`flow/run.sh`:
```
#!/bin/bash
# the make line also repeats each setting of config.mk as NAME=value (left out here)
make -C /OpenROAD-flow-scripts/flow DESIGN_CONFIG=/design/flow/config.mk WORK_HOME=/design/flow/orfs CLKGATE_MAP_FILE= finish
```
`flow/config.mk`:
```
export PLATFORM = sky130hd
export DESIGN_NAME = synchro
export DESIGN_NICKNAME = synchro
export VERILOG_FILES = /design/flow/design.v
export SDC_FILE = /design/flow/constraint.sdc
export NUM_CORES = 4
export LEC_CHECK = 0
export CAP_MARGIN = 10
export CELL_PAD_IN_SITES_GLOBAL_PLACEMENT = 1
export CORE_MARGIN = 2
export CORE_UTILIZATION = 72
export GPL_TIMING_DRIVEN = 0
export MAX_ROUTING_LAYER = met5
export MIN_ROUTING_LAYER = met1
export PLACE_DENSITY = 0.59
export SETUP_SLACK_MARGIN = 0.31
export SLEW_MARGIN = 10
export TNS_END_PERCENT = 65
```
`flow/constraint.sdc`:
```
create_clock -name core_clock -period 4.51 [get_ports {i_clk}]
set_input_delay 0.9020 -clock core_clock [delete_from_list [all_inputs] [get_ports {i_clk}]]
set_output_delay 0.9020 -clock core_clock [all_outputs]
set_load 0.01 [all_outputs]
```
`flow/design.v`:
```
module binary2deg(
	input i_clk,
	input i_rst,
	input i_start,
	input[63:0] i_decimal,
	input[3:0] i_frccnt,
	output[13:0] o_deg,
	output o_finished
	);
enum {IDLE,D2B1,D2B2,SHIFT,B2D,END} state_w,state_r;
logic[13:0] deg_w,deg_r;
logic[21:0] devider_w,devider_r;
logic[34:0] tmp_w,tmp_r;
logic[63:0] decimal_w,decimal_r;
logic[21:0] binary_w,binary_r;
logic[3:0] cnt_w,cnt_r;
logic[3:0] frccnt_w,frccnt_r;
logic finished;
assign o_finished = finished;
assign o_deg = deg_r;
always@(*) begin
	deg_w = deg_r;
	devider_w = devider_r;
	tmp_w = tmp_r;
	decimal_w = decimal_r;
	binary_w = binary_r;
	cnt_w = cnt_r;
	frccnt_w = frccnt_r;
	state_w = state_r;
	finished = 0;
	case(state_r)
		IDLE: begin
			if(i_start) begin
				state_w = D2B1;
				decimal_w = i_decimal;
				frccnt_w = i_frccnt;
				tmp_w = 0;
			end
			else begin
				state_w = state_r;
				decimal_w = 0;
			end
			binary_w = 0;
			devider_w = 22'b101101000000000000000;
			finished = 0;
		end
		D2B1: begin
			if(decimal_r[3:0] < 10) begin
				tmp_w = (tmp_r >> 4)+(tmp_r >> 5)+(tmp_r >> 8)+(tmp_r >> 9)+(tmp_r >> 12)+(tmp_r >> 13)+{18'd0,decimal_r[3:0],13'd0};
				state_w = state_r;
			end
			else begin
				tmp_w = tmp_r;
				state_w = D2B2;
			end
			decimal_w = decimal_r >> 4;
		end
		D2B2: begin
			if(cnt_r == (frccnt_r - 1)) begin
				state_w = SHIFT;
				cnt_w = 0;
			end
			else begin
				state_w = state_r;
				cnt_w = cnt_r + 1;
			end
			tmp_w = (tmp_r >> 4)+(tmp_r >> 5)+(tmp_r >> 8)+(tmp_r >> 9)+(tmp_r >> 12)+(tmp_r >> 13)+{18'd0,decimal_r[3:0],13'd0};
			decimal_w = decimal_r >> 4;
		end
		SHIFT: begin
			tmp_w = (tmp_r << 3) + (tmp_r << 1);
			if(cnt_r == (frccnt_r - 2)) begin
				state_w = B2D;
				binary_w = tmp_w[21:0];
				cnt_w = 0;
			end
			else begin
				state_w = state_r;
				cnt_w = cnt_r + 1;
			end
		end
		B2D: begin
			if(cnt_r == 13) begin
				state_w = END;
				cnt_w = 0;
			end
			else begin
				state_w = state_r;
				cnt_w = cnt_r + 1;
			end
			if(binary_r < devider_r) begin
				deg_w = {deg_r[12:0],1'b0};
				binary_w = binary_r;
			end
			else begin
				deg_w = {deg_r[12:0],1'b1};
				binary_w = binary_r - devider_r;
			end
			devider_w = devider_r >> 1;
			finished = 0;
		end
		END: begin
			finished = 1;
			state_w = IDLE;
		end
	endcase
end
always@(posedge i_clk or negedge i_rst) begin
	if(!i_rst) begin
		devider_r <= 22'b0101101000000000000000;
		binary_r <= 0;
		deg_r <= 0;
		cnt_r <= 0;
		state_r <= IDLE;
		decimal_r <= 64'd0;
		tmp_r <= 35'd0;
		frccnt_r <= 0;
	end
	else begin
		devider_r <= devider_w;
		binary_r <= binary_w;
		deg_r <= deg_w;
		cnt_r <= cnt_w;
		state_r <= state_w;
		decimal_r <= decimal_w;
		tmp_r <= tmp_w;
		frccnt_r <= frccnt_w;
	end
end
endmodule
module synchro(
	input i_clk,
	input i_rst,
	input i_write,
	input[7:0] i_char,
	output o_full,
	output o_check,
	output[14 - 1:0] o_deg
	);
integer i;
enum {IDLE,IDT,DATA,DEG,CHECK} state_w,state_r;
logic[7:0] cnt_w,cnt_r;
logic[7:0] char_w[7:0],char_r[7:0];
logic[2:0] r_w,r_r,w_w,w_r;
logic[7:0] char;
logic[7:0] check_w,check_r;
logic[7:0] checksum_w,checksum_r,tmp;
logic check;
logic[23:0] SI_w,SI_r;
logic[3:0] pos;
enum {INT,FRC} dstate_w,dstate_r;
logic[63:0] decimal_w,decimal_r;
logic[13:0] deg,deg_w,deg_r;
logic[3:0] frccnt_w,frccnt_r;
logic finished;
binary2deg xbinary2deg(.i_clk(i_clk),.i_rst(i_rst),.i_start(check && (pos == 1)),.i_decimal(decimal_r),.i_frccnt(frccnt_r),.o_deg(deg),.o_finished(finished));
assign o_full = ((w_r + 1) == r_r)? 1 : 0;
assign o_check = check;
assign o_deg = deg_r;
always@(*) begin
	for(i = 0; i < 8; i = i + 1) begin
		char_w[i] = char_r[i];
	end
	if(i_write) begin
		w_w = w_r + 1;
		char_w[w_r] = i_char;
	end
	else begin
		w_w = w_r;
	end
	if(w_r != r_r) begin
		char = char_r[r_r];
		r_w = r_r + 1;
	end
	else begin
		char = 0;
		r_w = r_r;
	end
end
always@(*) begin
	pos = 0;
	case(SI_r)
		{"H","D","G"} : begin
			pos = 1;
		end
		{"H","D","T"} : begin
			pos = 1;
		end
	endcase
end
always@(*) begin
	if(finished)
		deg_w = deg;
	else
		deg_w = deg_r;
end
always@(*) begin
	check = 0;
	checksum_w = checksum_r;
	SI_w = SI_r;
	decimal_w = decimal_r;
	tmp = 0;
	frccnt_w = frccnt_r;
	state_w = state_r;
	dstate_w = dstate_r;
	cnt_w = cnt_r;
	check_w = check_r;
	if(w_r != r_r) begin
		case(state_r)
			IDLE: begin
				check_w = 0;
				decimal_w = 0;
				frccnt_w = 0;
				dstate_w = INT;
				if(char == "$") begin
					state_w = IDT;
				end
				else begin
					state_w = state_r;
				end
				cnt_w = 0;
			end
			IDT: begin
				if(cnt_r == 4) begin
					state_w = DATA;
					cnt_w = 0;
					SI_w = (SI_r << 8) + {16'd0,char};
				end
				else if(cnt_r > 1) begin
					state_w = state_r;
					cnt_w = cnt_r + 1;
					SI_w = (SI_r << 8) + {16'd0,char};
				end
				else begin
					state_w = state_r;
					SI_w = SI_r;
					cnt_w = cnt_r + 1;
				end
				check_w = check_r ^ char;
			end
			DATA: begin
				if(char == "*") begin
					state_w = CHECK;
					cnt_w = 0;
					check_w = check_r;
				end
				else if(char == ",") begin
					cnt_w = cnt_r + 1;
					check_w = check_r ^ char;
					if(cnt_r == (pos - 1)) begin
						state_w = DEG;
					end
					else begin
						state_w = state_r;
					end
				end
				else begin
					state_w = state_r;
					cnt_w = cnt_r;
					check_w = check_r ^ char;
				end
			end
			DEG: begin
				tmp = char - "0";
				if(char == ".") begin
					dstate_w = FRC;
					state_w = state_r;
					cnt_w = cnt_r;
					frccnt_w = frccnt_r;
					decimal_w = (decimal_r << 4) + {60'd0,tmp[3:0]};
				end
				else if(char == ",") begin
					dstate_w = INT;
					state_w = DATA;
					cnt_w = cnt_r;
					frccnt_w = frccnt_r;
					decimal_w = decimal_r;
				end
				else begin
					state_w = state_r;
					dstate_w = dstate_r;
					cnt_w = cnt_r;
					decimal_w = (decimal_r << 4) + {60'd0,tmp[3:0]};
					if(dstate_r == FRC) begin
						frccnt_w = frccnt_r;
					end
					else begin
						frccnt_w = frccnt_r + 1;
					end
				end
				check_w = check_r ^ char;
			end
			CHECK: begin
				if(char == 8'hd) begin
					state_w = IDLE;
					cnt_w = 0;
					if(check_r == checksum_r) begin
						check = 1;
					end
					else begin
						check = 0;
					end
				end
				else begin
					if((char > "/") && (char < ":")) begin
						tmp = char - "0";
						checksum_w = cnt_r == 0 ? {tmp[3:0],4'd0} : {checksum_r[7:4],tmp[3:0]};
					end
					else if((char > "@") && (char < "G")) begin
						tmp = char - "A" + 8'd10;
						checksum_w = cnt_r == 0 ? {tmp[3:0],4'd0} : {checksum_r[7:4],tmp[3:0]};
					end
					else begin
						checksum_w = checksum_r;
					end
					cnt_w = cnt_r + 1;
				end
			end
		endcase
	end
	else begin
		state_w = state_r;
		cnt_w = cnt_r;
		checksum_w = checksum_r;
		check_w = check_r;
	end
end
always@(posedge i_clk or negedge i_rst) begin
	if(!i_rst) begin
		state_r <= IDLE;
		dstate_r <= INT;
		cnt_r <= 0;
		deg_r <= 0;
		checksum_r <= 0;
		check_r <= 0;
		SI_r <= 0;
		r_r <= 0;
		w_r <= 0;
		decimal_r <= 0;
		frccnt_r <= 0;
		for(i = 0; i < 8; i = i + 1) begin
			char_r[i] <= 0;
		end
	end
	else begin
		state_r <= state_w;
		dstate_r <= dstate_w;
		cnt_r <= cnt_w;
		deg_r <= deg_w;
		checksum_r <= checksum_w;
		check_r <= check_w;
		SI_r <= SI_w;
		r_r <= r_w;
		w_r <= w_w;
		decimal_r <= decimal_w;
		frccnt_r <= frccnt_w;
		for(i = 0; i < 8; i = i + 1) begin
			char_r[i] <= char_w[i];
		end
	end
end
endmodule
```
==> results of run 1 <==
==> results.sh, run 1 <==
# yosys + openroad results
export IMPL_ys_top_cells_by_count="370 x dfrtp_1, 324 x nand2_1, 205 x inv_1"
export IMPL_yosysTopAreaCellShare_pct=37.5
export IMPL_ys_seq_share_pct=38.2
export IMPL_syn_instance_count=2650
export IMPL_die_y_um=189
export IMPL_synth_nets=2887
export IMPL_die_w_um=189
export IMPL_yosys_warnings=4
export IMPL_core_region_area_um2=33600
export IMPL_edf_count=0
export IMPL_tool_error="[ERROR GPL-0301] Utilization 104.798 % exceeds 100%."
export IMPL_yosys_area_um2=24700
export IMPL_mux_share_pct=6.05
export IMPL_synthTopLogicFamily="AND-OR/OR-AND gates"
export IMPL_ys_sh_aoi_pct=19.0
export IMPL_yosys_area_top_type="dfrtp_1"
export IMPL_synth_area_per_cell_um2=9.31
export IMPL_dieArea_um2=35700
export IMPL_yosys_top_cells_area="dfrtp_1 38%, ha_1 7.5%, fa_1 6.3%"
export IMPL_synthFlopType="dfrtp_1"
export IMPL_ys_types=84
export IMPL_lastStage="3_1_place_gp_skip_io"
export IMPL_adder_share_pct=13.8
export IMPL_synthXorXnorAreaFrac_pct=3.86
export IMPL_synth_async_reset_ratio_pct=100
export IMPL_synth_dominant_cell_count="dfrtp_1"
export IMPL_ys_cells=2650
export IMPL_synth_flops=376
export IMPL_fp_util_pct=73.4
export IMPL_num_rows=67
export IMPL_netlist_area_um2=24700
export IMPL_ys_sh_simple_pct=13.9
export IMPL_status="aborted with a tool error"
==> run 2: changes to the inputs <==
- ABC_AREA: unset -> 1
- CAP_MARGIN: 10 -> 20
- CELL_PAD_IN_SITES_GLOBAL_PLACEMENT: 1 -> unset
- CORE_ASPECT_RATIO: unset -> 1.42
- CTS_CLUSTER_DIAMETER: unset -> 397
- CTS_CLUSTER_SIZE: unset -> 10
- GPL_TIMING_DRIVEN: 0 -> unset
- MAX_ROUTING_LAYER: met5 -> unset
- MIN_ROUTING_LAYER: met1 -> unset
- PLACE_DENSITY: 0.59 -> unset
- PLACE_DENSITY_LB_ADDON: unset -> 0.08
- SETUP_SLACK_MARGIN: 0.31 -> 1.8
- SLEW_MARGIN: 10 -> 40
- TNS_END_PERCENT: 65 -> 5
- clock period: 4.51 -> 6.12 ns (I/O delays scaled with it)
==> run 2 against run 1 <==
Compared with the run above: the run now finishes clean; synthesized area up 4.1%; synthesized cell count rose by 25%; die size rose by 4.1%.
==> results.sh, run 2 <==
# physical design summary
export IMPL_dieArea_um2=37200
export IMPL_power_density_nw_per_um2=244
export IMPL_crit_buf_inv=4
export IMPL_numCtsBuffers=43
export IMPL_crit_chain="ha_4 -> nand2_1 -> nand2_1 -> a21oi_2 -> nand2_2 -> a31o_4 -> xor2_4 -> fa_1 -> inv_2 -> fa_1 -> fa_1 -> inv_2 -> ha_4 -> nand2_1 -> nand2_1 -> o21bai_1 -> a21oi_2 -> buf_4 -> buf_4 -> o21ai_0 -> o21ai_0 -> nand2_1 -> nand2_1 -> nand2_1"
export IMPL_wirelength_um=74300
export IMPL_drc=0
export IMPL_seq_power_share_pct=41.7
export IMPL_rr_endpoint="xbinary2deg.tmp_r[11]"
export IMPL_p_sw_w=0.00236
export IMPL_clk_path_buf_depth=3
export IMPL_max_stage_delay_ps=570
export IMPL_max_freq_mhz=188
export IMPL_cap_violations=0
export IMPL_edf_count=0
export IMPL_via_per_inst=6.22
export IMPL_ant_nets=0
export IMPL_mux_share_pct=0.0828
export IMPL_cp_arrival_ps=5760
export IMPL_wire_per_inst_um=19.4
export IMPL_num_rows=82
export IMPL_gp_congestion=1.01
export IMPL_p_clk_share_pct=34.2
export IMPL_cp_common_cell="nand2_1"
export IMPL_synth_async_reset_ratio_pct=100
export IMPL_tns_ps=0
export IMPL_grt_pass1_vias=24600
export IMPL_synth_nets=3562
export IMPL_r2r_slack_ps=790
export IMPL_endpoint="xbinary2deg.tmp_r[11]"
export IMPL_whs_path_depth=2
export IMPL_area_delta_synth_final_pct=10.5
export IMPL_grt_max_degree=150
export IMPL_seq_power_w=0.00288
export IMPL_synth_dominant_cell_count="nand2_1"
export IMPL_io_pins=27
export IMPL_period_used_pct=87.1
export IMPL_synthTopLogicFamily="simple AND/OR/NAND/NOR gates"
export IMPL_min_period_ps=5330
export IMPL_cts_tree="done"
export IMPL_ys_top_cells_by_count="912 x nand2_1, 431 x inv_1, 370 x dfrtp_1"
export IMPL_worstHoldStart="xbinary2deg.deg_r[13]"
export IMPL_rsz0062_at_grt="true"
export IMPL_synth_flops=376
export IMPL_power_leakage_nw=13.5
export IMPL_r2r_start="xbinary2deg.tmp_r[7]"
export IMPL_grt_usage_pct=40.5
export IMPL_portBuffers=26
export IMPL_clock_latency_ps=550
export IMPL_clock_power_w=0.00236
export IMPL_yosysTopAreaCellShare_pct=36.1
export IMPL_synthFlopType="dfrtp_1"
export IMPL_critPathKind="reg2reg"
export IMPL_min_to="xbinary2deg.deg_r[13]"
export IMPL_worst_setup_path_start_kind="flop"
export IMPL_cp_depth=24
export IMPL_tool_warnings=48
export IMPL_p_comb_w=0.00167
export IMPL_yosys_top_cells_area="dfrtp_1 36%, nand2_1 13%, ha_1 7.2%"
export IMPL_tightest_slew_ps=862
export IMPL_netlist_area_um2=25700
export IMPL_vias=23800
export IMPL_adder_share_pct=13.3
export IMPL_utilization_pct=80.6
export IMPL_whs_ps=472
export IMPL_hold_viol=0
export IMPL_ir_worst_vdd_mv=0.508
export IMPL_ys_sh_aoi_pct=17.4
export IMPL_drtIter0Drc=2270
export IMPL_finalClockSkew_ps=24.8
export IMPL_syn_instance_count=3325
export IMPL_p_int_w=0.00456
export IMPL_grt_pass1_wl_um=122000
export IMPL_dp_hpwl_um=51700
export IMPL_slew_headroom_pct=42.6
export IMPL_ys_sh_simple_pct=21.3
export IMPL_die_y_um=229
export IMPL_overflow=0
export IMPL_setup_viol=0
export IMPL_min_path_type="reg2reg"
export IMPL_yosys_warnings=4
export IMPL_power_top_group="registers"
export IMPL_cts_max_level=2
export IMPL_endpoint_kind="flop"
export IMPL_cp_startpoint="xbinary2deg.tmp_r[7]"
export IMPL_wl_met1_um=27300
export IMPL_cp_slowest_cell="fa_1"
export IMPL_core_region_area_um2=35200
export IMPL_nFillCells=2217
export IMPL_die_w_um=162
export IMPL_p_sw_share_pct=34.1
export IMPL_yosys_area_top_type="dfrtp_1"
export IMPL_antenna_found_initial=0
export IMPL_clk_pin_slew_worst_paths_ps=60
export IMPL_cts_root_buf="clkbuf_16"
export IMPL_diodes=0
export IMPL_ys_types=56
export IMPL_nets=3583
export IMPL_dr_max_layer_used="met4"
export IMPL_cts_hold_buffers=0
export IMPL_ys_seq_share_pct=36.7
export IMPL_synthXorXnorAreaFrac_pct=2.69
export IMPL_power_frac_comb_pct=24.2
export IMPL_finalPower_w=0.00691
export IMPL_drtPass1Iterations=8
export IMPL_synth_area_per_cell_um2=7.72
export IMPL_cp_top_family="adder cells"
export IMPL_crit_fanout=5
export IMPL_post_place_cells=3734
export IMPL_cts_sinks=376
export IMPL_maxSlewViolCount=0
export IMPL_ys_cells=3325
export IMPL_yosys_area_um2=25700
export IMPL_status="finished clean"
export IMPL_r2r_cells=24
export IMPL_cp_required_ps=6550
export IMPL_met2_length_um=37400
export IMPL_fp_util_pct=73.0
export IMPL_fin_cells=3828
export IMPL_dr_wl_met3_um=4490
[run 2: through the flow]
stage | setup slack (ps) | instance area (um^2)
after floorplan | 1460 | 25900
after global placement | 650 | 26300
after detailed placement | 576 | 26400
after CTS | 966 | 28100
after global routing | 552 | 28400
final | 787 | 28400
[run 2: layer usage]
metal  vias up  global-route usage [%]
met1     11400                    47.2
li1      10900                       -
met3       333                    5.20
met4         0                    24.9
met2      1168                    70.5
met5         -                       0
[run 2: area by class of cell]
type / count / area [um^2] / area share (%)
inverters: 442 / 1660 / 5.86
flip-flops and latches: 376 / 9440 / 33.3
clock buffers: 62 / 1170 / 4.12
well taps: 462 / 578 / 2.04
repair buffers: 77 / 732 / 2.58
clock inverters: 3 / 55.1 / 0.194
multi-input cells: 2406 / 14700 / 52.0
[run 2: what timing repair did]
item / CTS / global route
endpoints found under the setup margin: 29 / 30
pin swaps: 30 / 17
resized: 84 / 37
buffers inserted: 17 / 10
==> run 3: changes to the inputs <==
- ABC_AREA: 1 -> 0
- CAP_MARGIN: 20 -> 15
- CELL_PAD_IN_SITES_GLOBAL_PLACEMENT: unset -> 0
- CORE_ASPECT_RATIO: 1.42 -> 1.1
- CTS_CLUSTER_DIAMETER: 397 -> unset
- CTS_CLUSTER_SIZE: 10 -> unset
- GPL_TIMING_DRIVEN: unset -> 1
- MIN_ROUTING_LAYER: unset -> met1
- PLACE_DENSITY_LB_ADDON: 0.08 -> 0.0
- SETUP_SLACK_MARGIN: 1.8 -> 1.24
- SLEW_MARGIN: 40 -> 0
- clock period: 6.12 -> 4.95 ns (I/O delays scaled with it)
==> run 3 against run 2 <==
Compared with the run above: now fails the layout checks on negative setup slack; sequential share of layout area is 1.1 points lower; register-to-register slack worse by 1800 ps; hold slack worse by 50 ps; first-iteration DRC count is 17% lower; sequential power is 26% higher; final area is 3.4% higher; synthesized area is 3.9% lower; clock skew is 2.9 ps higher; maximum frequency is 11% lower; setup slack worse by 1800 ps; critical path depth is 4 higher; count of clock-buffer cells in the layout is 10 lower.
==> results.sh, run 3 <==
# physical design summary
export IMPL_yosysTopAreaCellShare_pct=37.5
export IMPL_power_leakage_nw=14.0
export IMPL_r2r_start="xbinary2deg.tmp_r[5]"
export IMPL_min_path_type="in2async"
export IMPL_adder_share_pct=13.8
export IMPL_grt_pass1_vias=21400
export IMPL_clk_pin_slew_worst_paths_ps=60
export IMPL_ys_sh_simple_pct=13.9
export IMPL_rsz0062_at_grt="true"
export IMPL_dp_hpwl_um=44100
export IMPL_ant_nets=0
export IMPL_synth_async_reset_ratio_pct=100
export IMPL_cts_sinks=376
export IMPL_drc=0
export IMPL_cp_common_cell="fa_1"
export IMPL_ys_types=84
export IMPL_yosys_area_top_type="dfrtp_1"
export IMPL_post_place_cells=3206
export IMPL_gp_congestion=1.01
export IMPL_finalClockSkew_ps=27.7
export IMPL_endpoint_kind="flop"
export IMPL_endpoint="xbinary2deg.tmp_r[32]"
export IMPL_core_region_area_um2=33900
export IMPL_overflow=0
export IMPL_drtIter0Drc=1885
export IMPL_dieArea_um2=35800
export IMPL_period_used_pct=121
export IMPL_synthFlopType="dfrtp_1"
export IMPL_fp_util_pct=72.7
export IMPL_hold_viol=0
export IMPL_cts_hold_buffers=0
export IMPL_rr_endpoint="xbinary2deg.tmp_r[32]"
export IMPL_power_frac_comb_pct=26.9
export IMPL_critPathKind="reg2reg"
export IMPL_ys_top_cells_by_count="370 x dfrtp_1, 324 x nand2_1, 205 x inv_1"
export IMPL_p_sw_w=0.00309
export IMPL_cts_root_buf="clkbuf_16"
export IMPL_synth_flops=376
export IMPL_ys_sh_aoi_pct=19.0
export IMPL_synth_area_per_cell_um2=9.31
export IMPL_maxSlewViolCount=0
export IMPL_p_int_w=0.00628
export IMPL_die_w_um=180
export IMPL_grt_max_degree=88
export IMPL_placedInstanceArea_um2=26800
export IMPL_cp_depth=28
export IMPL_grt_usage_pct=36.0
export IMPL_yosys_area_um2=24700
export IMPL_netlist_area_um2=24700
export IMPL_min_period_ps=5990
export IMPL_cp_slowest_cell="fa_1"
export IMPL_cp_top_family="AND-OR/OR-AND gates"
export IMPL_tightest_slew_ps=1070
export IMPL_antenna_found_initial=0
export IMPL_slew_headroom_pct=27.0
export IMPL_synth_dominant_cell_count="dfrtp_1"
export IMPL_worst_setup_path_start_kind="flop"
export IMPL_status="failed layout checks"
export IMPL_fin_cells=3301
export IMPL_ys_cells=2650
export IMPL_r2r_cells=28
export IMPL_area_delta_synth_final_pct=18.9
export IMPL_ir_worst_vdd_mv=0.527
export IMPL_p_comb_w=0.00252
export IMPL_tool_warnings=44
export IMPL_cp_startpoint="xbinary2deg.tmp_r[5]"
export IMPL_yosys_warnings=4
export IMPL_whs_ps=422
export IMPL_cp_arrival_ps=6410
export IMPL_p_sw_share_pct=32.9
export IMPL_setup_viol=24
export IMPL_power_top_group="registers"
export IMPL_edf_count=0
export IMPL_cts_tree="done"
export IMPL_numCtsBuffers=40
export IMPL_max_stage_delay_ps=500
export IMPL_cap_violations=0
export IMPL_vias=21500
export IMPL_portBuffers=26
export IMPL_io_pins=27
export IMPL_via_per_inst=6.50
export IMPL_wire_per_inst_um=20.4
export IMPL_cp_required_ps=5370
export IMPL_wirelength_um=67400
export IMPL_clock_latency_ps=560
export IMPL_nFillCells=1730
export IMPL_syn_instance_count=2650
export IMPL_nets=3069
export IMPL_clock_power_w=0.00321
export IMPL_synthTopLogicFamily="AND-OR/OR-AND gates"
export IMPL_max_freq_mhz=167
export IMPL_p_clk_share_pct=34.2
export IMPL_grt_pass1_wl_um=105000
export IMPL_crit_buf_inv=6
export IMPL_yosys_top_cells_area="dfrtp_1 38%, ha_1 7.5%, fa_1 6.3%"
export IMPL_r2r_slack_ps=-1040
export IMPL_cts_max_level=2
export IMPL_seq_power_share_pct=38.9
export IMPL_fin_ws_ps=-1040
export IMPL_violations="negative setup slack"
export IMPL_synthXorXnorAreaFrac_pct=3.86
export IMPL_ys_seq_share_pct=38.2
export IMPL_diodes=0
export IMPL_num_rows=71
export IMPL_mux_share_pct=6.05
export IMPL_crit_fanout=6
export IMPL_fin_area_um2=29300
export IMPL_power_density_nw_per_um2=319
export IMPL_die_y_um=198
export IMPL_synth_nets=2887
export IMPL_clk_path_buf_depth=3
export IMPL_seq_power_w=0.00364
export IMPL_drtPass1Iterations=6
[run 3: cell type report]
type / instances / area, um^2 / area share [%]
well taps: 438 / 548 / 1.87
flip-flops and latches: 376 / 9420 / 32.1
clock inverters: 21 / 270 / 0.921
multi-input cells: 1944 / 15000 / 51.1
repair buffers: 262 / 2160 / 7.38
inverters: 208 / 783 / 2.67
clock buffers: 52 / 1150 / 3.91
[run 3: timing repair]
action | in CTS | in global routing
pin swaps | 80 | 122
setup endpoints to repair | 128 | 120
setup buffers | 11 | 9
resized | 64 | 209
[run 3: per-layer routing]
layer,vias to the layer above,GRT usage [%],share of wire (%)
li1,9735,-,-
met1,10600,46.2,40
met2,882,62.4,50
met3,255,5.04,5.9
met4,0,13.8,4.2
met5,-,0,0
[run 3: through the flow]
stage	worst slack [ps]	setup TNS (ps)	util (%)	power, W
finish	-1040	-17190	86.4	0.00937
global placement	-1020	-16540	78.8	0.00568
detailed placement	-1160	-19050	78.8	0.00578
global route	-1310	-23250	86.4	0.00963
CTS	-1180	-16420	84.1	0.00906
floorplan	-647	-7450	-	0.00512
==> run 4: changes to the inputs <==
- CAP_MARGIN: 15 -> 20
- CORE_ASPECT_RATIO: 1.1 -> 1.03
- CTS_CLUSTER_DIAMETER: unset -> 91
- SETUP_SLACK_MARGIN: 1.24 -> -0.34
- SLEW_MARGIN: 0 -> 30
- clock period: 4.95 -> 5.46 ns (I/O delays scaled with it)
==> run 4 against run 3 <==
Compared with the run above: still fails the layout checks on negative setup slack; via count is 2.0% lower; critical path depth shrank 2; maximum frequency decreased by 0.22%; non-clock buffer count down 49; setup slack better by 500 ps; core utilization shrank 2.4 points; global-route usage rose by 1.0 points; die size about the same.
==> results.sh, run 4 <==
# physical design summary
export IMPL_p_int_w=0.00560
export IMPL_synth_area_per_cell_um2=9.31
export IMPL_mi_logic_area_um2=14300
export IMPL_yosys_warnings=4
export IMPL_endpoint_kind="flop"
export IMPL_mux_share_pct=6.05
export IMPL_overflow=0
export IMPL_period_used_pct=110
export IMPL_grt_max_degree=114
export IMPL_min_path_type="in2async"
export IMPL_cp_top_family="adder cells"
export IMPL_tns_ps=-5600
export IMPL_diodes=0
export IMPL_clk_path_buf_depth=3
export IMPL_vias=21000
export IMPL_drtIter0Drc=1943
export IMPL_fin_area_um2=28300
export IMPL_cts_root_buf="clkbuf_16"
export IMPL_r2r_start="xbinary2deg.tmp_r[5]"
export IMPL_min_period_ps=6000
export IMPL_adder_share_pct=13.8
export IMPL_maxSlewViolCount=0
export IMPL_crit_buf_inv=3
export IMPL_wire_per_inst_um=20.0
export IMPL_core_region_area_um2=33600
export IMPL_rr_endpoint="xbinary2deg.tmp_r[31]"
export IMPL_power_top_group="registers"
export IMPL_cp_arrival_ps=6400
export IMPL_max_freq_mhz=167
export IMPL_syn_instance_count=2650
export IMPL_seq_power_share_pct=39.9
export IMPL_portBuffers=26
export IMPL_antenna_found_initial=0
export IMPL_cts_hold_buffers=0
export IMPL_violations="negative setup slack"
export IMPL_ys_seq_share_pct=38.2
export IMPL_critPathKind="reg2reg"
export IMPL_gp_congestion=0.995
export IMPL_drc=0
export IMPL_ys_top_cells_by_count="370 x dfrtp_1, 324 x nand2_1, 205 x inv_1"
export IMPL_cts_tree="done"
export IMPL_flop_area_um2=9420
export IMPL_utilization_pct=84.1
export IMPL_p_sw_share_pct=31.9
export IMPL_grt_pass1_wl_um=107000
export IMPL_netlist_area_um2=24700
export IMPL_cap_violations=0
export IMPL_synthFlopType="dfrtp_1"
export IMPL_p_sw_w=0.00263
export IMPL_tightest_slew_ps=973
export IMPL_nets=3020
export IMPL_yosys_area_top_type="dfrtp_1"
export IMPL_cp_slowest_cell="fa_1"
export IMPL_via_per_inst=6.43
export IMPL_rsz0062_at_grt="true"
export IMPL_status="failed layout checks"
export IMPL_crit_fanout=4
export IMPL_dieArea_um2=35700
export IMPL_drtPass1Iterations=8
export IMPL_ys_types=84
export IMPL_worst_setup_path_start_kind="flop"
export IMPL_die_y_um=192
export IMPL_placedInstanceArea_um2=26400
export IMPL_finalClockSkew_ps=26.7
export IMPL_fin_cells=3269
export IMPL_post_place_cells=3187
export IMPL_max_stage_delay_ps=530
export IMPL_edf_count=0
export IMPL_ir_worst_vdd_mv=0.476
export IMPL_yosys_area_um2=24700
export IMPL_setup_viol=19
export IMPL_grt_usage_pct=37.0
export IMPL_cp_required_ps=5860
export IMPL_r2r_slack_ps=-540
export IMPL_wirelength_um=65400
export IMPL_power_frac_comb_pct=25.3
export IMPL_cts_sinks=376
export IMPL_slew_headroom_pct=34.1
export IMPL_dp_hpwl_um=44500
export IMPL_tool_warnings=48
export IMPL_endpoint="xbinary2deg.tmp_r[31]"
export IMPL_io_pins=27
export IMPL_num_rows=68
export IMPL_synth_async_reset_ratio_pct=100
export IMPL_cp_startpoint="xbinary2deg.tmp_r[5]"
export IMPL_p_clk_share_pct=34.8
export IMPL_p_comb_w=0.00209
export IMPL_seq_power_w=0.00328
export IMPL_nFillCells=2003
export IMPL_r2r_cells=26
export IMPL_fin_ws_ps=-539
export IMPL_fp_util_pct=73.4
export IMPL_yosysTopAreaCellShare_pct=37.5
export IMPL_ant_nets=0
export IMPL_clk_pin_slew_worst_paths_ps=60
export IMPL_clock_latency_ps=570
export IMPL_numCtsBuffers=40
export IMPL_cp_common_cell="fa_1"
export IMPL_synth_nets=2887
export IMPL_power_leakage_nw=13.6
export IMPL_hold_viol=0
export IMPL_cts_max_level=2
export IMPL_area_delta_synth_final_pct=14.6
export IMPL_yosys_top_cells_area="dfrtp_1 38%, ha_1 7.5%, fa_1 6.3%"
export IMPL_cp_depth=26
export IMPL_grt_pass1_vias=21100
export IMPL_ys_sh_aoi_pct=19.0
export IMPL_power_density_nw_per_um2=291
export IMPL_die_w_um=186
export IMPL_ys_sh_simple_pct=13.9
export IMPL_ys_cells=2650
export IMPL_synthTopLogicFamily="AND-OR/OR-AND gates"
export IMPL_synth_flops=376
export IMPL_clock_power_w=0.00287
export IMPL_synthXorXnorAreaFrac_pct=3.86
export IMPL_synth_dominant_cell_count="dfrtp_1"
==> run 4: layout make-up <==
cell class / count / share of cell area (%)
Clock inverter: 14 / 0.664
Inverter: 208 / 2.76
Clock buffer: 59 / 4.26
Timing Repair Buffer: 213 / 6.18
Tap cell: 455 / 2.01
Sequential cell: 376 / 33.3
Multi-Input combinational cell: 1944 / 50.8
==> run 4: metal layers <==
layer,up-vias,track usage [%],part of all wire (%)
li1,9617,-,-
met1,10300,46.6,40
met2,854,64.2,50
met3,231,5.13,6.2
met4,0,17.0,4.4
met5,-,0,0
==> run 4: timing repair <==
action                                  in CTS  in global routing
endpoints found under the setup margin      16                 19
setup buffers                                4                  4
gates resized                               25                 46
pin swaps                                   26                 55
==> run 4: per-stage QoR <==
step           worst slack [ps]  hold slack (ps)  total power, W
5_1_grt                    -729              375         0.00853
6_report                   -539              373         0.00823
3_5_place_dp               -894              469         0.00530
4_1_cts                    -633              482         0.00820
3_3_place_gp               -703              461         0.00519
2_1_floorplan              -317              449         0.00464
==> run 5: changes to the inputs <==
- ABC_AREA: 0 -> 1
- CELL_PAD_IN_SITES_GLOBAL_PLACEMENT: 0 -> unset
- CORE_ASPECT_RATIO: 1.03 -> unset
- CTS_CLUSTER_DIAMETER: 91 -> 375
- CTS_CLUSTER_SIZE: unset -> 17
- GPL_TIMING_DRIVEN: 1 -> unset
- MIN_ROUTING_LAYER: met1 -> unset
- PLACE_DENSITY_LB_ADDON: 0.0 -> unset
- SETUP_SLACK_MARGIN: -0.34 -> unset
- SLEW_MARGIN: 30 -> 20
- TNS_END_PERCENT: 5 -> unset
- clock period: 5.46 -> 4.32 ns (I/O delays scaled with it)
==> run 5 against run 4 <==
Compared with the run above: the layout fails its checks (max-capacitance violations, max-slew violations, negative setup slack); largest cell class unchanged; critical path depth did not move; clock skew is 26 ps higher; sequential share of layout area shrank 2.4 points; hold slack worse by 58 ps.
==> results.sh, run 5 <==
# physical design summary
export IMPL_grt_pass1_wl_um=128000
export IMPL_r2r_start="xbinary2deg.tmp_r[13]"
export IMPL_portBuffers=26
export IMPL_cts_hold_buffers=0
export IMPL_power_frac_comb_pct=29.1
export IMPL_ys_cells=3325
export IMPL_io_pins=27
export IMPL_yosys_warnings=4
export IMPL_tns_ps=-48150
export IMPL_violations="max-capacitance violations, max-slew violations, negative setup slack"
export IMPL_die_y_um=193
export IMPL_grt_util_met2_pct=72.0
export IMPL_tightest_slew_ps=1570
export IMPL_cp_arrival_ps=6950
export IMPL_whs_ps=315
export IMPL_grt_usage_pct=43.8
export IMPL_maxSlewViolCount=2
export IMPL_vias=27200
export IMPL_yosys_area_um2=25700
export IMPL_fin_cells=4016
export IMPL_clock_power_w=0.00248
export IMPL_wire_per_inst_um=23.7
export IMPL_placedInstanceArea_um2=28000
export IMPL_max_stage_delay_ps=780
export IMPL_worst_setup_path_start_kind="flop"
export IMPL_drtPass1Iterations=14
export IMPL_yosys_area_top_type="dfrtp_1"
export IMPL_crit_buf_inv=6
export IMPL_fp_util_pct=72.7
export IMPL_tool_warnings=52
export IMPL_use_met3_pct=7.04
export IMPL_cp_required_ps=4840
export IMPL_p_sw_share_pct=37.5
export IMPL_synth_dominant_cell_count="nand2_1"
export IMPL_r2r_slack_ps=-2110
export IMPL_r2r_cells=26
export IMPL_clk_pin_slew_worst_paths_ps=120
export IMPL_p_clk_share_pct=26.7
export IMPL_ant_nets=0
export IMPL_p_comb_w=0.00270
export IMPL_antenna_found_initial=6
export IMPL_min_period_ps=6430
export IMPL_drc=0
export IMPL_adder_share_pct=13.3
export IMPL_wirelength_um=95100
export IMPL_cp_slowest_cell="nor2_1"
export IMPL_dp_hpwl_um=54500
export IMPL_crit_fanout=4
export IMPL_synthFlopType="dfrtp_1"
export IMPL_finalClockSkew_ps=53.0
export IMPL_endpoint="xbinary2deg.tmp_r[21]"
export IMPL_cap_violations=1
export IMPL_ir_worst_vdd_mv=0.668
export IMPL_synthXorXnorAreaFrac_pct=2.69
export IMPL_ys_sh_simple_pct=21.3
export IMPL_cts_max_level=1
export IMPL_overflow=0
export IMPL_power_top_group="registers"
export IMPL_grt_max_degree=125
export IMPL_netlist_area_um2=25700
export IMPL_cp_depth=26
export IMPL_fin_area_um2=30500
export IMPL_seq_power_share_pct=44.3
export IMPL_drtIter0Drc=4173
export IMPL_fin_ws_ps=-2110
export IMPL_synth_area_per_cell_um2=7.72
export IMPL_synth_flops=376
export IMPL_ys_types=56
export IMPL_slew_headroom_pct=-6.06
export IMPL_gr_max_usage_layer="met2"
export IMPL_core_region_area_um2=35300
export IMPL_synth_nets=3562
export IMPL_syn_instance_count=3325
export IMPL_rr_endpoint="xbinary2deg.tmp_r[21]"
export IMPL_status="failed layout checks"
export IMPL_area_delta_synth_final_pct=18.7
export IMPL_p_int_w=0.00581
export IMPL_cts_tree="done"
export IMPL_dp_slack_ps=-918
export IMPL_post_place_cells=3924
export IMPL_cp_top_family="simple AND/OR/NAND/NOR gates"
export IMPL_cp_common_cell="nand2_1"
export IMPL_nets=3769
export IMPL_edf_count=0
export IMPL_ys_top_cells_by_count="912 x nand2_1, 431 x inv_1, 370 x dfrtp_1"
export IMPL_use_met1_pct=58.3
export IMPL_via_per_inst=6.77
export IMPL_endpoint_kind="flop"
export IMPL_power_leakage_nw=14.6
export IMPL_ys_seq_share_pct=36.7
export IMPL_synthTopLogicFamily="simple AND/OR/NAND/NOR gates"
export IMPL_yosys_top_cells_area="dfrtp_1 36%, nand2_1 13%, ha_1 7.2%"
export IMPL_ys_sh_aoi_pct=17.4
export IMPL_num_rows=69
export IMPL_p_sw_w=0.00349
export IMPL_cts_sinks=376
export IMPL_power_density_nw_per_um2=305
export IMPL_setup_viol=30
export IMPL_clock_latency_ps=620
export IMPL_critPathKind="reg2reg"
export IMPL_cp_startpoint="xbinary2deg.tmp_r[13]"
export IMPL_cts_root_buf="clkbuf_16"
export IMPL_synth_async_reset_ratio_pct=100
export IMPL_hold_viol=0
export IMPL_grt_pass1_vias=25000
export IMPL_numCtsBuffers=26
export IMPL_period_used_pct=149
export IMPL_clk_path_buf_depth=3
export IMPL_max_freq_mhz=155
export IMPL_min_path_type="in2async"
export IMPL_die_w_um=193
export IMPL_gp_congestion=1.01
export IMPL_rsz0062_at_grt="true"
export IMPL_mux_share_pct=0.0828
export IMPL_yosysTopAreaCellShare_pct=36.1
export IMPL_seq_power_w=0.00412
export IMPL_dieArea_um2=37200
==> run 5: stage by stage <==
step                      utilization [%]  total power (W)
after floorplan                         -          0.00571
after global placement               79.4          0.00622
after detailed placement             79.4          0.00639
after CTS                            83.8          0.00897
after global routing                 86.3          0.00962
final                                86.3          0.00930
==> run 5: what timing repair did <==
item	CTS	global route
pin swaps	99	109
buffers inserted	26	19
endpoints found under the setup margin	29	30
gates resized	163	163
==> run 5: cell type report <==
| type | count | area [um^2] |
|---|---|---|
| inverters | 442 | 1660 |
| multi-input cells | 2406 | 15700 |
| clock buffers | 46 | 726 |
| fillers | 1791 | 4830 |
| diodes | 3 | 7.51 |
| repair buffers | 280 | 2320 |
| well taps | 461 | 577 |
| clock inverters | 2 | 32.5 |
| flip-flops and latches | 376 | 9440 |
==> run 5: per-layer routing <==
layer	routed length [um]	part of all wire (%)	vias to the layer above
met5	372	0.39	-
met4	7490	7.9	20
met3	13300	14	844
met2	41800	44	2423
met1	32200	34	12600
li1	-	-	11300
==> run 6: changes to the inputs <==
- ABC_AREA: 1 -> 0
- CAP_MARGIN: 20 -> 15
- CELL_PAD_IN_SITES_GLOBAL_PLACEMENT: unset -> 0
- CORE_ASPECT_RATIO: unset -> 1.1
- CTS_CLUSTER_DIAMETER: 375 -> unset
- CTS_CLUSTER_SIZE: 17 -> unset
- GPL_TIMING_DRIVEN: unset -> 1
- HOLD_SLACK_MARGIN: unset -> 0.29
- MIN_ROUTING_LAYER: unset -> met1
- PLACE_DENSITY_LB_ADDON: unset -> 0.0
- SETUP_SLACK_MARGIN: unset -> 1.24
- SLEW_MARGIN: 20 -> 40
- TNS_END_PERCENT: unset -> 5
- clock period: 4.32 -> 4.88 ns (I/O delays scaled with it)
==> run 6 against run 5 <==
Compared with the run above: the layout fails its checks (negative setup slack); highest routed layer is now met4; largest cell class unchanged; total power is 2.5% higher; combinational power is 4% lower; global-route usage is 6.4 points lower; critical path type unchanged; sequential cell count stayed put; die size is 3.9% lower; sequential power is about 10% lower; synthesized area is 3.9% lower.
==> results.sh, run 6 <==
# physical design summary
export IMPL_worst_setup_path_start_kind="flop"
export IMPL_cp_slowest_cell="fa_1"
export IMPL_min_path_type="in2async"
export IMPL_cp_top_family="AND-OR/OR-AND gates"
export IMPL_tool_warnings=48
export IMPL_power_density_nw_per_um2=320
export IMPL_p_sw_w=0.00320
export IMPL_ys_sh_simple_pct=13.9
export IMPL_core_region_area_um2=33900
export IMPL_p_sw_share_pct=33.5
export IMPL_netlist_area_um2=24700
export IMPL_dp_slack_ps=-1260
export IMPL_via_per_inst=6.67
export IMPL_yosys_area_um2=24700
export IMPL_area_delta_synth_final_pct=20.7
export IMPL_wire_per_inst_um=22.0
export IMPL_hold_viol=0
export IMPL_ant_nets=0
export IMPL_grt_pass1_vias=21800
export IMPL_antenna_found_initial=0
export IMPL_crit_fanout=4
export IMPL_dieArea_um2=35800
export IMPL_yosysTopAreaCellShare_pct=37.5
export IMPL_max_stage_delay_ps=520
export IMPL_finalClockSkew_ps=29.8
export IMPL_cp_depth=26
export IMPL_synthXorXnorAreaFrac_pct=3.86
export IMPL_wirelength_um=72900
export IMPL_synth_async_reset_ratio_pct=100
export IMPL_clock_power_w=0.00324
export IMPL_synth_flops=376
export IMPL_diodes=0
export IMPL_cts_max_level=2
export IMPL_io_pins=27
export IMPL_yosys_warnings=4
export IMPL_grt_usage_pct=37.4
export IMPL_overflow=0
export IMPL_synthTopLogicFamily="AND-OR/OR-AND gates"
export IMPL_status="failed layout checks"
export IMPL_grt_max_degree=142
export IMPL_whs_ps=404
export IMPL_seq_power_w=0.00369
export IMPL_drtPass1Iterations=8
export IMPL_power_leakage_nw=14.1
export IMPL_r2r_start="xbinary2deg.tmp_r[5]"
export IMPL_seq_power_share_pct=38.8
export IMPL_ys_seq_share_pct=38.2
export IMPL_vias=22100
export IMPL_p_int_w=0.00633
export IMPL_cts_tree="done"
export IMPL_endpoint_kind="flop"
export IMPL_ys_sh_aoi_pct=19.0
export IMPL_violations="negative setup slack"
export IMPL_cp_common_cell="fa_1"
export IMPL_drc=0
export IMPL_synthFlopType="dfrtp_1"
export IMPL_nFillCells=1687
export IMPL_power_top_group="registers"
export IMPL_p_clk_share_pct=34.0
export IMPL_drtIter0Drc=2276
export IMPL_cts_hold_buffers=0
export IMPL_cts_root_buf="clkbuf_16"
export IMPL_synth_nets=2887
export IMPL_rsz0062_at_grt="true"
export IMPL_clk_path_buf_depth=3
export IMPL_flop_area_um2=9420
export IMPL_cp_startpoint="xbinary2deg.tmp_r[5]"
export IMPL_die_y_um=198
export IMPL_portBuffers=26
export IMPL_r2r_cells=26
export IMPL_max_freq_mhz=164
export IMPL_min_period_ps=6100
export IMPL_fin_ws_ps=-1220
export IMPL_power_frac_comb_pct=27.3
export IMPL_cp_required_ps=5330
export IMPL_fp_util_pct=72.7
export IMPL_mux_share_pct=6.05
export IMPL_dp_hpwl_um=44300
export IMPL_numCtsBuffers=39
export IMPL_p_comb_w=0.00260
export IMPL_setup_viol=25
export IMPL_gp_congestion=0.980
export IMPL_tightest_slew_ps=853
export IMPL_ir_worst_vdd_mv=0.554
export IMPL_r2r_slack_ps=-1220
export IMPL_nets=3079
export IMPL_syn_instance_count=2650
export IMPL_ys_types=84
export IMPL_die_w_um=180
export IMPL_cts_sinks=376
export IMPL_finalPower_w=0.00953
export IMPL_endpoint="xbinary2deg.tmp_r[29]"
export IMPL_slew_headroom_pct=42.4
export IMPL_edf_count=0
export IMPL_yosys_top_cells_area="dfrtp_1 38%, ha_1 7.5%, fa_1 6.3%"
export IMPL_clk_pin_slew_worst_paths_ps=70
export IMPL_grt_pass1_wl_um=109000
export IMPL_rr_endpoint="xbinary2deg.tmp_r[29]"
export IMPL_synth_dominant_cell_count="dfrtp_1"
export IMPL_clock_latency_ps=580
export IMPL_synth_area_per_cell_um2=9.31
export IMPL_adder_share_pct=13.8
export IMPL_cap_violations=0
export IMPL_yosys_area_top_type="dfrtp_1"
export IMPL_mi_logic_area_um2=15300
export IMPL_maxSlewViolCount=0
export IMPL_crit_buf_inv=4
export IMPL_ys_top_cells_by_count="370 x dfrtp_1, 324 x nand2_1, 205 x inv_1"
export IMPL_cp_arrival_ps=6540
export IMPL_ys_cells=2650
export IMPL_period_used_pct=125
export IMPL_critPathKind="reg2reg"
export IMPL_num_rows=71
[run 6: area by class of cell]
cell class	instances	share of cell area, %
multi-input combinational	1944	51.6
sequential	376	31.7
timing repair buffer	273	7.61
clock buffer	56	3.90
inverter	208	2.63
tap	438	1.84
clock inverter	15	0.782
[run 6: repair_timing]
| item | CTS | global route |
|---|---|---|
| gates resized | 91 | 255 |
| buffers inserted | 16 | 9 |
| pin swaps | 88 | 163 |
| setup endpoints to repair | 184 | 189 |
[run 6: metal layers]
layer / share of wire [%] / global-route usage (%) / wire, um
met5: 0 / 0 / 0
met4: 4.7 / 15.6 / 3440
met3: 7.1 / 5.30 / 5170
met2: 51 / 64.3 / 36900
met1: 37 / 47.9 / 27300
[run 6: through the flow]
step | instance area [um^2] | cells | setup TNS, ps | utilization, %
floorplan | 24700 | 2650 | -8840 | -
global placement | 26800 | 3213 | -18760 | 79.0
detailed placement | 26800 | 3213 | -22560 | 79.0
CTS | 28700 | 3300 | -19750 | 84.6
global route | 29800 | 3310 | -26560 | 87.7
finish | 29800 | 3310 | -22320 | 87.7
==> run 7: changes to the inputs <==
- ABC_AREA: 0 -> unset
- CAP_MARGIN: 15 -> 0
- CELL_PAD_IN_SITES_GLOBAL_PLACEMENT: 0 -> unset
- CORE_ASPECT_RATIO: 1.1 -> unset
- GPL_TIMING_DRIVEN: 1 -> unset
- HOLD_SLACK_MARGIN: 0.29 -> unset
- MIN_ROUTING_LAYER: met1 -> unset
- PLACE_DENSITY_LB_ADDON: 0.0 -> unset
- SETUP_SLACK_MARGIN: 1.24 -> unset
- SLEW_MARGIN: 40 -> 20
- TNS_END_PERCENT: 5 -> unset
- clock period: 4.88 -> 5.73 ns (I/O delays scaled with it)
==> run 7 against run 6 <==
Compared with the run above: still fails the layout checks on negative setup slack; synthesized area did not move; hold slack improved by 82 ps; global-route usage rose by 0.53 points; largest cell class unchanged.
==> results.sh, run 7 <==
# physical design summary
export IMPL_p_int_w=0.00550
export IMPL_critPathKind="reg2reg"
export IMPL_yosys_area_um2=24700
export IMPL_r2r_slack_ps=-570
export IMPL_tool_warnings=49
export IMPL_cts_max_level=2
export IMPL_die_y_um=189
export IMPL_drtIter0Drc=2004
export IMPL_clk_pin_slew_worst_paths_ps=60
export IMPL_tightest_slew_ps=1180
export IMPL_maxSlewViolCount=0
export IMPL_power_frac_comb_pct=24.0
export IMPL_edf_count=0
export IMPL_mi_logic_area_um2=14500
export IMPL_period_used_pct=110
export IMPL_worstHoldStart="decimal_r[62]"
export IMPL_ys_top_cells_by_count="370 x dfrtp_1, 324 x nand2_1, 205 x inv_1"
export IMPL_core_region_area_um2=33600
export IMPL_io_pins=27
export IMPL_synth_area_per_cell_um2=9.31
export IMPL_ir_worst_vdd_mv=0.413
export IMPL_grt_pass1_wl_um=110000
export IMPL_setup_viol=25
export IMPL_netlist_area_um2=24700
export IMPL_wire_per_inst_um=21.6
export IMPL_cts_hold_buffers=0
export IMPL_fin_cells=3244
export IMPL_p_sw_w=0.00254
export IMPL_die_w_um=189
export IMPL_rsz0062_at_grt="true"
export IMPL_power_leakage_nw=13.5
export IMPL_synthXorXnorAreaFrac_pct=3.86
export IMPL_synth_async_reset_ratio_pct=100
export IMPL_finalClockSkew_ps=31.0
export IMPL_fp_util_pct=73.4
export IMPL_slew_headroom_pct=19.4
export IMPL_r2r_cells=30
export IMPL_cap_violations=0
export IMPL_seq_power_share_pct=38.8
export IMPL_dp_hpwl_um=44500
export IMPL_grt_pass1_vias=21700
export IMPL_vias=21500
export IMPL_crit_fanout=5
export IMPL_dieArea_um2=35700
export IMPL_yosys_warnings=4
export IMPL_cp_top_family="adder cells"
export IMPL_ys_seq_share_pct=38.2
export IMPL_power_top_group="registers"
export IMPL_mux_share_pct=6.05
export IMPL_worst_setup_path_start_kind="flop"
export IMPL_placedInstanceArea_um2=26100
export IMPL_gp_congestion=0.941
export IMPL_p_comb_w=0.00193
export IMPL_rr_endpoint="xbinary2deg.tmp_r[31]"
export IMPL_status="failed layout checks"
export IMPL_ant_nets=0
export IMPL_clock_latency_ps=590
export IMPL_p_sw_share_pct=31.5
export IMPL_yosys_top_cells_area="dfrtp_1 38%, ha_1 7.5%, fa_1 6.3%"
export IMPL_crit_buf_inv=9
export IMPL_numCtsBuffers=40
export IMPL_r2r_start="xbinary2deg.tmp_r[5]"
export IMPL_clock_power_w=0.00299
export IMPL_fin_area_um2=28400
export IMPL_synth_nets=2887
export IMPL_cp_required_ps=6160
export IMPL_overflow=0
export IMPL_clk_path_buf_depth=3
export IMPL_drtPass1Iterations=5
export IMPL_seq_power_w=0.00312
export IMPL_adder_share_pct=13.8
export IMPL_p_clk_share_pct=37.2
export IMPL_antenna_found_initial=0
export IMPL_endpoint_kind="flop"
export IMPL_syn_instance_count=2650
export IMPL_synth_dominant_cell_count="dfrtp_1"
export IMPL_cp_arrival_ps=6730
export IMPL_power_density_nw_per_um2=283
export IMPL_whs_ps=486
export IMPL_yosys_area_top_type="dfrtp_1"
export IMPL_ys_cells=2650
export IMPL_min_period_ps=6300
export IMPL_min_to="decimal_r[62]"
export IMPL_area_delta_synth_final_pct=15.0
export IMPL_cp_depth=30
export IMPL_yosysTopAreaCellShare_pct=37.5
export IMPL_whs_path_depth=2
export IMPL_cts_root_buf="clkbuf_16"
export IMPL_fin_ws_ps=-572
export IMPL_grt_usage_pct=38.0
export IMPL_flop_area_um2=9420
export IMPL_hold_viol=0
export IMPL_synth_flops=376
export IMPL_min_path_type="reg2reg"
export IMPL_grt_max_degree=113
export IMPL_max_stage_delay_ps=600
export IMPL_synthFlopType="dfrtp_1"
export IMPL_violations="negative setup slack"
export IMPL_diodes=0
export IMPL_ys_sh_simple_pct=13.9
export IMPL_ys_types=84
export IMPL_cts_tree="done"
export IMPL_endpoint="xbinary2deg.tmp_r[31]"
export IMPL_wirelength_um=70000
export IMPL_via_per_inst=6.64
export IMPL_ys_sh_aoi_pct=19.0
export IMPL_cts_sinks=376
export IMPL_nFillCells=1930
export IMPL_nets=3003
export IMPL_num_rows=67
export IMPL_portBuffers=26
export IMPL_cp_startpoint="xbinary2deg.tmp_r[5]"
export IMPL_cp_slowest_cell="fa_1"
export IMPL_drc=0
export IMPL_max_freq_mhz=159
export IMPL_post_place_cells=3139
export IMPL_cp_common_cell="buf_4"
export IMPL_synthTopLogicFamily="AND-OR/OR-AND gates"
[run 7: repair_timing]
action	CTS	global route
setup endpoints to repair	19	23
resized	52	43
pin swaps	54	57
buffers inserted	23	10
[run 7: cell type report]
class	count	area share, %
clock buffer	49	3.86
clock inverter	23	1.50
inverter	208	2.75
multi-input combinational	1944	51.1
sequential	376	33.2
tap	448	1.98
timing repair buffer	196	5.56
[run 7: per-stage QoR]
stage	setup WS [ps]	utilization, %	total power [W]	TNS, ps
5_1_grt	-822	84.4	0.00833	-15680
3_5_place_dp	-482	77.7	0.00500	-4480
2_1_floorplan	35.9	-	0.00442	0
4_1_cts	-282	83.5	0.00800	-1370
3_3_place_gp	-337	77.7	0.00490	-1970
6_report	-572	84.4	0.00804	-9440
[run 7: layer usage]
| metal | vias to the layer above | wire length, um | part of all wire (%) | global-route usage, % |
|---|---|---|---|---|
| li1 | 9580 | - | - | - |
| met1 | 10600 | 27200 | 39 | 48.7 |
| met2 | 1100 | 33800 | 48 | 64.0 |
| met3 | 300 | 5440 | 7.8 | 5.73 |
| met4 | 0 | 3590 | 5.1 | 17.4 |
| met5 | - | 0 | 0 | 0 |
==> run 8: changes to the inputs <==
- CAP_MARGIN: 0 -> 20
- CORE_UTILIZATION: 72 -> 57
- CTS_CLUSTER_SIZE: unset -> 100
- TNS_END_PERCENT: unset -> 40
- clock period: 5.73 -> 5.87 ns (I/O delays scaled with it)
==> run 8 against run 7 <==
Compared with the run above: still fails the layout checks on negative setup slack; largest power group unchanged; sequential power is 2% lower; synthesized cell count stayed put; hold slack worse by 3.8 ps; highest routed layer unchanged; critical path type unchanged; non-clock buffer count is 24 lower.
==> results.sh, run 8 <==
# physical design summary
export IMPL_grt_max_degree=125
export IMPL_seq_power_w=0.00305
export IMPL_p_comb_w=0.00188
export IMPL_numCtsBuffers=42
export IMPL_max_stage_delay_ps=510
export IMPL_max_freq_mhz=167
export IMPL_mux_share_pct=6.05
export IMPL_cp_required_ps=6330
export IMPL_ys_sh_aoi_pct=19.0
export IMPL_cp_startpoint="xbinary2deg.tmp_r[5]"
export IMPL_worst_setup_path_start_kind="flop"
export IMPL_num_rows=76
export IMPL_ys_sh_simple_pct=13.9
export IMPL_grt_pass1_wl_um=102000
export IMPL_wire_per_inst_um=18.5
export IMPL_power_density_nw_per_um2=273
export IMPL_fp_util_pct=57.5
export IMPL_die_w_um=212
export IMPL_min_path_type="reg2reg"
export IMPL_diodes=0
export IMPL_tns_ps=-413
export IMPL_cp_top_family="AND-OR/OR-AND gates"
export IMPL_power_frac_comb_pct=24.4
export IMPL_cts_sinks=376
export IMPL_vias=19700
export IMPL_ys_seq_share_pct=38.2
export IMPL_hold_viol=0
export IMPL_ir_worst_vdd_mv=0.439
export IMPL_power_top_group="registers"
export IMPL_period_used_pct=102
export IMPL_min_period_ps=5990
export IMPL_ys_cells=2650
export IMPL_antenna_found_initial=0
export IMPL_slew_headroom_pct=19.7
export IMPL_die_y_um=212
export IMPL_p_clk_share_pct=36.0
export IMPL_cts_tree="done"
export IMPL_met2_length_um=29300
export IMPL_finalPower_w=0.00770
export IMPL_drtPass1Iterations=6
export IMPL_dieArea_um2=44900
export IMPL_syn_instance_count=2650
export IMPL_clock_power_w=0.00277
export IMPL_dr_max_layer_used="met4"
export IMPL_core_region_area_um2=42900
export IMPL_setup_viol=5
export IMPL_crit_fanout=4
export IMPL_wirelength_um=62000
export IMPL_tool_warnings=51
export IMPL_clk_pin_slew_worst_paths_ps=70
export IMPL_cts_root_buf="clkbuf_16"
export IMPL_nFillCells=3592
export IMPL_overflow=0
export IMPL_violations="negative setup slack"
export IMPL_grt_usage_pct=28.2
export IMPL_min_to="xbinary2deg.devider_r[5]"
export IMPL_yosys_area_top_type="dfrtp_1"
export IMPL_clk_path_buf_depth=3
export IMPL_drtIter0Drc=1485
export IMPL_io_pins=27
export IMPL_synth_flops=376
export IMPL_critPathKind="reg2reg"
export IMPL_fin_ws_ps=-124
export IMPL_edf_count=0
export IMPL_synthXorXnorAreaFrac_pct=3.86
export IMPL_cp_slowest_cell="fa_1"
export IMPL_wl_met1_um=28100
export IMPL_synth_nets=2887
export IMPL_synthTopLogicFamily="AND-OR/OR-AND gates"
export IMPL_ant_nets=0
export IMPL_grt_pass1_vias=19800
export IMPL_yosys_top_cells_area="dfrtp_1 38%, ha_1 7.5%, fa_1 6.3%"
export IMPL_p_sw_share_pct=32.1
export IMPL_portBuffers=26
export IMPL_worstHoldStart="xbinary2deg.devider_r[6]"
export IMPL_maxSlewViolCount=0
export IMPL_adder_share_pct=13.8
export IMPL_drc=0
export IMPL_synth_async_reset_ratio_pct=100
export IMPL_tightest_slew_ps=1170
export IMPL_yosys_warnings=4
export IMPL_dp_hpwl_um=43500
export IMPL_dr_wl_met3_um=2300
export IMPL_area_delta_synth_final_pct=14.3
export IMPL_clock_latency_ps=590
export IMPL_crit_buf_inv=4
export IMPL_nets=2981
export IMPL_rr_endpoint="xbinary2deg.tmp_r[30]"
export IMPL_r2r_slack_ps=-120
export IMPL_cap_violations=0
export IMPL_cp_depth=24
export IMPL_finalClockSkew_ps=27.4
export IMPL_crit_chain="buf_6 -> ha_4 -> a21o_1 -> a21oi_2 -> o211ai_1 -> a41o_1 -> o221a_4 -> a211oi_4 -> xnor2_2 -> fa_1 -> inv_1 -> fa_1 -> fa_1 -> inv_2 -> ha_4 -> buf_6 -> a21o_1 -> a21o_1 -> nor4_4 -> o211ai_1 -> a31oi_2 -> o21a_1 -> xnor2_1 -> a221o_1"
export IMPL_ys_types=84
export IMPL_synth_dominant_cell_count="dfrtp_1"
export IMPL_endpoint_kind="flop"
export IMPL_r2r_cells=24
export IMPL_cts_max_level=2
export IMPL_yosys_area_um2=24700
export IMPL_utilization_pct=65.7
export IMPL_synthFlopType="dfrtp_1"
export IMPL_power_leakage_nw=13.3
export IMPL_cts_hold_buffers=0
export IMPL_rsz0062_at_grt="true"
export IMPL_fin_area_um2=28200
export IMPL_gp_congestion=0.925
export IMPL_endpoint="xbinary2deg.tmp_r[30]"
export IMPL_whs_path_depth=2
export IMPL_whs_ps=482
export IMPL_netlist_area_um2=24700
export IMPL_p_sw_w=0.00247
export IMPL_ys_top_cells_by_count="370 x dfrtp_1, 324 x nand2_1, 205 x inv_1"
export IMPL_cp_arrival_ps=6460
export IMPL_r2r_start="xbinary2deg.tmp_r[5]"
export IMPL_via_per_inst=5.85
export IMPL_synth_area_per_cell_um2=9.31
export IMPL_p_int_w=0.00523
export IMPL_yosysTopAreaCellShare_pct=37.5
export IMPL_seq_power_share_pct=39.6
export IMPL_status="failed layout checks"
export IMPL_placedInstanceArea_um2=26200
==> run 8: cell type report <==
cell class | count | area, um^2 | share of cell area (%)
Tap cell | 585 | 732 | 2.60
Timing Repair Buffer | 172 | 1420 | 5.04
Inverter | 208 | 781 | 2.77
Clock buffer | 58 | 1170 | 4.15
Multi-Input combinational cell | 1944 | 14400 | 51.1
Sequential cell | 376 | 9420 | 33.4
Clock inverter | 17 | 268 | 0.950
==> run 8: per-stage QoR <==
step,setup WS (ps),cells
finish,-124,3360
global route,-391,3360
CTS,-223,3352
detailed placement,-543,3272
global placement,-466,3272
floorplan,17.8,2650
==> run 8: timing repair <==
item | CTS | global route
endpoints found under the setup margin | 18 | 20
setup buffers | 5 | 9
pin swaps | 25 | 68
resized | 31 | 53
==> run 8: routing by layer <==
layer | track usage (%) | vias to the layer above
met3 | 3.69 | 128
met4 | 11.2 | 0
met2 | 47.2 | 373
met1 | 37.3 | 9619
li1 | - | 9545
met5 | 0 | -
==> run 9: changes to the inputs <==
- ABC_AREA: unset -> 1
- CORE_UTILIZATION: 57 -> 72
- CTS_CLUSTER_SIZE: 100 -> unset
- HOLD_SLACK_MARGIN: unset -> 0.29
- PLACE_DENSITY_LB_ADDON: unset -> 0.12
- SETUP_SLACK_MARGIN: unset -> 1.36
- TNS_END_PERCENT: 40 -> unset
- clock period: 5.87 -> 4.81 ns (I/O delays scaled with it)
==> run 9 against run 8 <==
Compared with the run above: the layout still fails its checks (negative setup slack); critical path depth up 4; non-clock buffer count up 98; sequential power up 22%; first-iteration DRC count rose to 3.7 times the previous value; total power up 35%; setup slack worse by 1000 ps; synthesized area up 4.1%; synthesized cell count up 25%; final cell count up 20%; die size down 17%; register-to-register slack worse by 1000 ps; maximum frequency up 1.1%; highest routed layer is now met5.
==> results.sh, run 9 <==
# physical design summary
export IMPL_grt_pass1_wl_um=134000
export IMPL_clock_latency_ps=590
export IMPL_min_period_ps=5930
export IMPL_cts_max_level=2
export IMPL_wirelength_um=106000
export IMPL_power_leakage_nw=14.9
export IMPL_endpoint_kind="flop"
export IMPL_synthTopLogicFamily="simple AND/OR/NAND/NOR gates"
export IMPL_cp_required_ps=5270
export IMPL_r2r_cells=28
export IMPL_netlist_area_um2=25700
export IMPL_io_pins=27
export IMPL_p_comb_w=0.00338
export IMPL_synthFlopType="dfrtp_1"
export IMPL_ys_top_cells_by_count="912 x nand2_1, 431 x inv_1, 370 x dfrtp_1"
export IMPL_grt_pass1_vias=25200
export IMPL_utilization_pct=88.6
export IMPL_slew_headroom_pct=5.88
export IMPL_max_freq_mhz=169
export IMPL_grt_usage_pct=46.5
export IMPL_finalClockSkew_ps=29.0
export IMPL_ir_worst_vdd_mv=0.623
export IMPL_antenna_found_initial=10
export IMPL_endpoint="xbinary2deg.tmp_r[21]"
export IMPL_fin_cells=4039
export IMPL_wire_per_inst_um=26.2
export IMPL_crit_buf_inv=6
export IMPL_grt_max_degree=114
export IMPL_seq_power_share_pct=35.9
export IMPL_synthXorXnorAreaFrac_pct=2.69
export IMPL_fin_area_um2=31300
export IMPL_num_rows=69
export IMPL_period_used_pct=123
export IMPL_syn_instance_count=3325
export IMPL_synth_async_reset_ratio_pct=100
export IMPL_cp_common_cell="nand2_1"
export IMPL_cp_arrival_ps=6390
export IMPL_cp_startpoint="xbinary2deg.tmp_r[7]"
export IMPL_flop_area_um2=9430
export IMPL_cp_slowest_cell="fa_1"
export IMPL_mi_logic_area_um2=15900
export IMPL_gp_congestion=1.03
export IMPL_setup_viol=29
export IMPL_clk_path_buf_depth=3
export IMPL_critPathKind="reg2reg"
export IMPL_synth_area_per_cell_um2=7.72
export IMPL_ys_types=56
export IMPL_vias=28300
export IMPL_cts_sinks=376
export IMPL_violations="negative setup slack"
export IMPL_hold_viol=0
export IMPL_portBuffers=26
export IMPL_drtIter0Drc=5529
export IMPL_edf_count=0
export IMPL_p_int_w=0.00630
export IMPL_core_region_area_um2=35300
export IMPL_nFillCells=1573
export IMPL_post_place_cells=3876
export IMPL_mux_share_pct=0.0828
export IMPL_rr_endpoint="xbinary2deg.tmp_r[21]"
export IMPL_adder_share_pct=13.3
export IMPL_synth_nets=3562
export IMPL_r2r_start="xbinary2deg.tmp_r[7]"
export IMPL_crit_fanout=4
export IMPL_finalPower_w=0.0104
export IMPL_cp_top_family="adder cells"
export IMPL_power_frac_comb_pct=32.5
export IMPL_p_clk_share_pct=31.6
export IMPL_maxSlewViolCount=0
export IMPL_cp_depth=28
export IMPL_numCtsBuffers=40
export IMPL_yosysTopAreaCellShare_pct=36.1
export IMPL_ys_sh_simple_pct=21.3
export IMPL_tool_warnings=47
export IMPL_worstHoldStart="deg_r[2]"
export IMPL_dp_hpwl_um=51800
export IMPL_p_sw_share_pct=39.4
export IMPL_die_w_um=193
export IMPL_nets=3777
export IMPL_rsz0062_at_grt="true"
export IMPL_area_delta_synth_final_pct=21.9
export IMPL_synth_dominant_cell_count="nand2_1"
export IMPL_yosys_area_um2=25700
export IMPL_yosys_warnings=4
export IMPL_tightest_slew_ps=1400
export IMPL_ys_cells=3325
export IMPL_min_to="deg_r[2]"
export IMPL_p_sw_w=0.00409
export IMPL_cts_root_buf="clkbuf_16"
export IMPL_tns_ps=-23250
export IMPL_dieArea_um2=37200
export IMPL_ys_seq_share_pct=36.7
export IMPL_ant_nets=0
export IMPL_cts_tree="done"
export IMPL_r2r_slack_ps=-1120
export IMPL_overflow=0
export IMPL_worst_setup_path_start_kind="flop"
export IMPL_drtPass1Iterations=17
export IMPL_max_stage_delay_ps=570
export IMPL_via_per_inst=7.01
export IMPL_status="failed layout checks"
export IMPL_seq_power_w=0.00373
export IMPL_ys_sh_aoi_pct=17.4
export IMPL_clk_pin_slew_worst_paths_ps=60
export IMPL_die_y_um=193
export IMPL_whs_path_depth=2
export IMPL_cap_violations=0
export IMPL_min_path_type="reg2reg"
export IMPL_power_top_group="registers"
export IMPL_placedInstanceArea_um2=27800
export IMPL_clock_power_w=0.00328
export IMPL_fp_util_pct=72.7
export IMPL_yosys_area_top_type="dfrtp_1"
export IMPL_power_density_nw_per_um2=332
export IMPL_yosys_top_cells_area="dfrtp_1 36%, nand2_1 13%, ha_1 7.2%"
export IMPL_fin_ws_ps=-1120
export IMPL_synth_flops=376
export IMPL_drc=0
[run 9: metal layers]
| metal | wire [um] | global-route usage [%] | vias to the layer above |
|---|---|---|---|
| met1 | 32400 | 54.7 | 12800 |
| met3 | 16200 | 13.0 | 1310 |
| met2 | 44100 | 74.9 | 2841 |
| met4 | 12900 | 30.1 | 18 |
| met5 | 403 | 0 | - |
| li1 | - | - | 11300 |
[run 9: repair_timing]
item	4_1_cts	5_1_grt
gates cloned	1	4
setup endpoints to repair	172	188
setup buffers	47	29
hold buffers	0	0
resized	190	158
pin swaps	103	124
[run 9: per-stage QoR]
step	worst slack [ps]	hold slack, ps
2_1_floorplan	158	442
4_1_cts	-194	479
3_3_place_gp	-400	456
5_1_grt	-1350	499
3_5_place_dp	-430	464
6_report	-1120	478
[run 9: area by class of cell]
cell class | instances | share of cell area [%]
flip-flops and latches | 376 | 30.2
inverters | 442 | 5.35
well taps | 461 | 1.84
clock buffers | 55 | 3.58
repair buffers | 270 | 7.41
repair inverters | 1 | 0.0240
multi-input cells | 2409 | 50.9
clock inverters | 16 | 0.628
diodes | 9 | 0.0720
Power is estimated from default activity; no workload was simulated.
